v30:
Design sd_card_top, start of the top module:
module sd_card_top
#(
	parameter  SPI_LOW_SPEED_DIV = 248,          
	parameter  SPI_HIGH_SPEED_DIV = 0            
)
(
	input            clk,
	input            rst,
	output           SD_nCS,                     
	output           SD_DCLK,                    
	output           SD_MOSI,                    
	input            SD_MISO,                    
	output           sd_init_done,               
	input            sd_sec_read,                
	input[31:0]      sd_sec_read_addr,           
	output[7:0]      sd_sec_read_data,           
	output           sd_sec_read_data_valid,     
	output           sd_sec_read_end,            
	input            sd_sec_write,               
	input[31:0]      sd_sec_write_addr,          
	input[7:0]       sd_sec_write_data,          
	output           sd_sec_write_data_req,      
	output           sd_sec_write_end            
);
==> flow/config.mk <==
export PLATFORM = sky130hd
export DESIGN_NAME = sd_card_top
export DESIGN_NICKNAME = sd_card_top
export VERILOG_FILES = /design/flow/design.v
export SDC_FILE = /design/flow/constraint.sdc
export NUM_CORES = 4
export LEC_CHECK = 0
export ABC_AREA = 0
export CAP_MARGIN = 5
export CELL_PAD_IN_SITES_GLOBAL_PLACEMENT = 0
export CORE_ASPECT_RATIO = 0.95
export CORE_MARGIN = 2
export CORE_UTILIZATION = 72
export CTS_CLUSTER_DIAMETER = 356
export CTS_CLUSTER_SIZE = 14
export HOLD_SLACK_MARGIN = -0.09
export SETUP_SLACK_MARGIN = -0.19
export SLEW_MARGIN = 30
export TNS_END_PERCENT = 95
==> flow/constraint.sdc <==
create_clock -name core_clock -period 2.34 [get_ports {clk}]
set_input_delay 0.4680 -clock core_clock [delete_from_list [all_inputs] [get_ports {clk}]]
set_output_delay 0.4680 -clock core_clock [all_outputs]
set_load 0.01 [all_outputs]
run.sh (not shown) runs the stock make flow with config.mk's settings and CLKGATE_MAP_FILE=.
Although it ran to completion, v30 produced a layout that fails the final checks because of negative setup slack.
The following lists how v55 was set up differently from v30:
# v30
export LEC_CHECK = 0
export ABC_AREA = 0
export CAP_MARGIN = 5
export CELL_PAD_IN_SITES_GLOBAL_PLACEMENT = 0
export CORE_ASPECT_RATIO = 0.95
export CORE_MARGIN = 2
export CORE_UTILIZATION = 72
export CTS_CLUSTER_DIAMETER = 356
export CTS_CLUSTER_SIZE = 14
export HOLD_SLACK_MARGIN = -0.09
export SETUP_SLACK_MARGIN = -0.19
export SLEW_MARGIN = 30
export TNS_END_PERCENT = 95
create_clock -name core_clock -period 2.34 [get_ports {clk}]
# v55
export LEC_CHECK = 0
export ABC_AREA = 0
export CAP_MARGIN = 5
export CELL_PAD_IN_SITES_GLOBAL_PLACEMENT = 0
export CORE_ASPECT_RATIO = 0.91
export CORE_MARGIN = 2
export CORE_UTILIZATION = 72
export CTS_CLUSTER_SIZE = 14
export HOLD_SLACK_MARGIN = 0.06
export PLACE_DENSITY = 0.64
export SETUP_SLACK_MARGIN = -0.55
export SLEW_MARGIN = 40
export TNS_END_PERCENT = 25
create_clock -name core_clock -period 5.45 [get_ports {clk}]
### Flow results
v55 was carried through to the last stage, and its layout satisfied the timing, design-rule and antenna checks. Vertical die size of v55 falls short of that of v30 by a few percent. Cmp v55 vs v30: total power lower in v55. For the routed wire length, v55 came in 15% lower than v30 did. Floorplan core density: v55 vs v30, no meaningful difference. Summary of v55 over v30: power density over the cells now sits lower, setup slack now sits higher, non-clock buffer total of the final layout now sits lower.
> inputs changed (v55 -> v18)
# v55
export LEC_CHECK = 0
export ABC_AREA = 0
export CAP_MARGIN = 5
export CELL_PAD_IN_SITES_GLOBAL_PLACEMENT = 0
export CORE_ASPECT_RATIO = 0.91
export CORE_MARGIN = 2
export CORE_UTILIZATION = 72
export CTS_CLUSTER_SIZE = 14
export HOLD_SLACK_MARGIN = 0.06
export PLACE_DENSITY = 0.64
export SETUP_SLACK_MARGIN = -0.55
export SLEW_MARGIN = 40
export TNS_END_PERCENT = 25
create_clock -name core_clock -period 5.45 [get_ports {clk}]
# v18
export LEC_CHECK = 0
export ABC_AREA = 1
export CAP_MARGIN = 5
export CORE_MARGIN = 2
export CORE_UTILIZATION = 70
export CTS_CLUSTER_DIAMETER = 201
export CTS_CLUSTER_SIZE = 14
export SLEW_MARGIN = 20
create_clock -name core_clock -period 2.4 [get_ports {clk}]
## What came out
- Looking at the reports, v18 completed the entire flow and the layout it produced met the timing, design-rule and antenna checks.
- Of v18 and v55, the lower insertion delay to the later sink of the worst-skew pair belongs to v18.
- Run comparison: v55 class of the tightest hold or removal check reg2reg; v18 class of the tightest hold or removal check in2async
- Cell area | v18 vs v55 | v18 larger
- Any difference in clock-pin slew on the worst setup and hold paths between v55 and v18 is small enough to ignore.
- Mean area per synthesized cell (v18 / v55): 0.873
- Changes observed in v18 relative to v55: area fraction in and, or, nand and nor cells after synthesis higher, relative area change from synthesis to final layout now smaller, maximum VDD drop increased by about 120% relative to the old numbers, placement-stage cell area went up by about 2.7%.
- In the metrics for v18 and v55, the one carrying the lower routed wire length is v18.

---

Setup of build 58:
Starting RTL as in the previous note.
clock: 2.4 ns
lec_check: 0
abc_area: 0
cap_margin: 5
core_margin: 2
core_utilization: 70
cts_cluster_diameter: 201
cts_cluster_size: 14
hold_slack_margin: -0.09
setup_slack_margin: 0.37
slew_margin: 20
From the logs: build 58 reached the end of the flow and failed the layout checks with setup timing.
Changes in build 39 relative to build 58:
- removing ABC_AREA (formerly 0)
- removing CTS_CLUSTER_DIAMETER (formerly 201)
- removing HOLD_SLACK_MARGIN (formerly -0.09)
- changing CORE_UTILIZATION from 70 to 64
- changing CAP_MARGIN from 5 to 20
- changing SETUP_SLACK_MARGIN from 0.37 to 0.83
- removing CTS_CLUSTER_SIZE (formerly 14)
- changing the clock period (ns, I/O delays scaled along) from 2.4 to 3.4
Results
Build 39 completed; timing, DRC and antenna clean. In the metrics for build 58 and build 39, the one carrying the lower logic share of the area is build 39. Build 39 vs. build 58: maximum frequency from static timing analysis decreased 4.8 MHz; final total power decreased 0.0014 W.
Changes in build 2 relative to build 39:
- a deleted SETUP_SLACK_MARGIN that had been 0.83
- a change of CORE_UTILIZATION from 64 to 60
- an added CTS_CLUSTER_SIZE of 95
- a change of the clock period (ns, I/O delays scaled along) from 3.4 to 4.08
--- outcome ---
- Tally of filler cells in the layout (higher): build 2
- Build 2 has time the worst path needs with I/O delays and setup above what build 39 had.
- Taking build 2 as 1.0, build 39 lands at 1.2 on sum of internal, switching and leakage power.
- [compare] base=build 39 new=build 2: final setup slack of the worst path decreased by 0.010 ns relative to the old numbers; non-clock buffer count decreased by 14 relative to the old numbers; share of the clock period used by the worst path after layout moved up; area growth from synthesis to layout fell 1.9 points.
- NOTE: logic area in build 2 falls short of that of build 39
- A capturing element of the worst setup path of sd_card_cmd_m0.send_data[7] is what build 39 shows, while sd_card_cmd_m0.byte_cnt[7] belongs to build 2.
- [compare] base=build 39 new=build 2: width of the die went up 3.2%, reported sequential group power went down 17%, power density relative to cell area went down 18%.
Inputs modified between build 2 and build 43:
- swapping 60 for 40 in CORE_UTILIZATION
- clearing CTS_CLUSTER_SIZE, which used to be 95
- swapping 4.08 for 5.0 in the clock period (ns, I/O delays scaled along)
## What came out
Against build 2, build 43 comes in 0.58 points lower on share of cell area taken by multi-input logic gates. Build 43 vs. build 2: number of clock buffers in the layout went down by 9.1%. Build 43 against build 2: final core utilization moved down; post-layout minimum cycle time has increased; switching power summed over all nets shrank by 15%. Looking at overall chip area across both flows, build 43 is the weaker of the two, with build 2 ahead. Diff build 2 -> build 43 | final weighted congestion in routability-driven placement | down slightly. Compared with build 2, build 43 instantiates a larger number of standard cells. Summary of build 43 over build 2: total CTS buffers moved up; post-route standard cell area excluding fillers moved up.
Here is what was changed in the inputs of build 83 compared with build 43.
- CELL_PAD_IN_SITES_DETAIL_PLACEMENT now 1, previously not set
- CAP_MARGIN now 30, was 20
- the clock period (ns, I/O delays scaled along) now 3.35, was 5.0
[summary]
Timing, DRC, antenna: 0 failures across build 43 and build 83
In the flow results for build 43 and build 83, the combinational power is smaller on build 43.
Build 83 vs. build 43: fmax went up 20%; smallest setup slack after layout went down by 1.07 ns; power increased 56%.
Delta (build 83 minus build 43): CTS buffer count now larger, overall routed net length now larger, clock network fraction of total power now larger.
Summary of the comparison: core utilization is higher in build 83, relative to build 43.
The simple-gate portion of the synthesized area was comparable across build 43 and build 83.
Changes in build 21 relative to build 83:
- clearing CELL_PAD_IN_SITES_DETAIL_PLACEMENT, which used to be 1
- swapping 40 for 66 in CORE_UTILIZATION
- swapping 30 for 20 in CAP_MARGIN
- putting CTS_CLUSTER_SIZE at 15 where nothing was set
- swapping 3.35 for 2.24 in the clock period (ns, I/O delays scaled along)
Findings:
- The flow completed for build 21, but it is not clean: the layout still shows setup timing.
- Between build 21 and build 83, it is build 21 whose mean routed wirelength per cell is higher, by about 7%.
- Delta (build 21 minus build 83): area enclosed by the die boundary went down by 9800 um2, post-route clock skew fell 0.0044 ns.
- Build 21 ends up with a met3 track demand over resource that is 2.7 points higher than in build 83.
- Per the comparison of build 21 with build 83, hold slack lower, power density over cell area higher, number of cell instances on the worst register-to-register path lower.
- Area: build 21 vs build 83 -> build 21 larger
- Clock transition time at the flip-flop clock pins of the worst setup and hold paths delta (build 21 -> build 83): insignificant
- Taking build 83 as the reference, in build 21 global-route usage +13 points; instance area after placement +about 3.4%.
Power figures rest on the tool's default switching activity, not on a simulated workload.
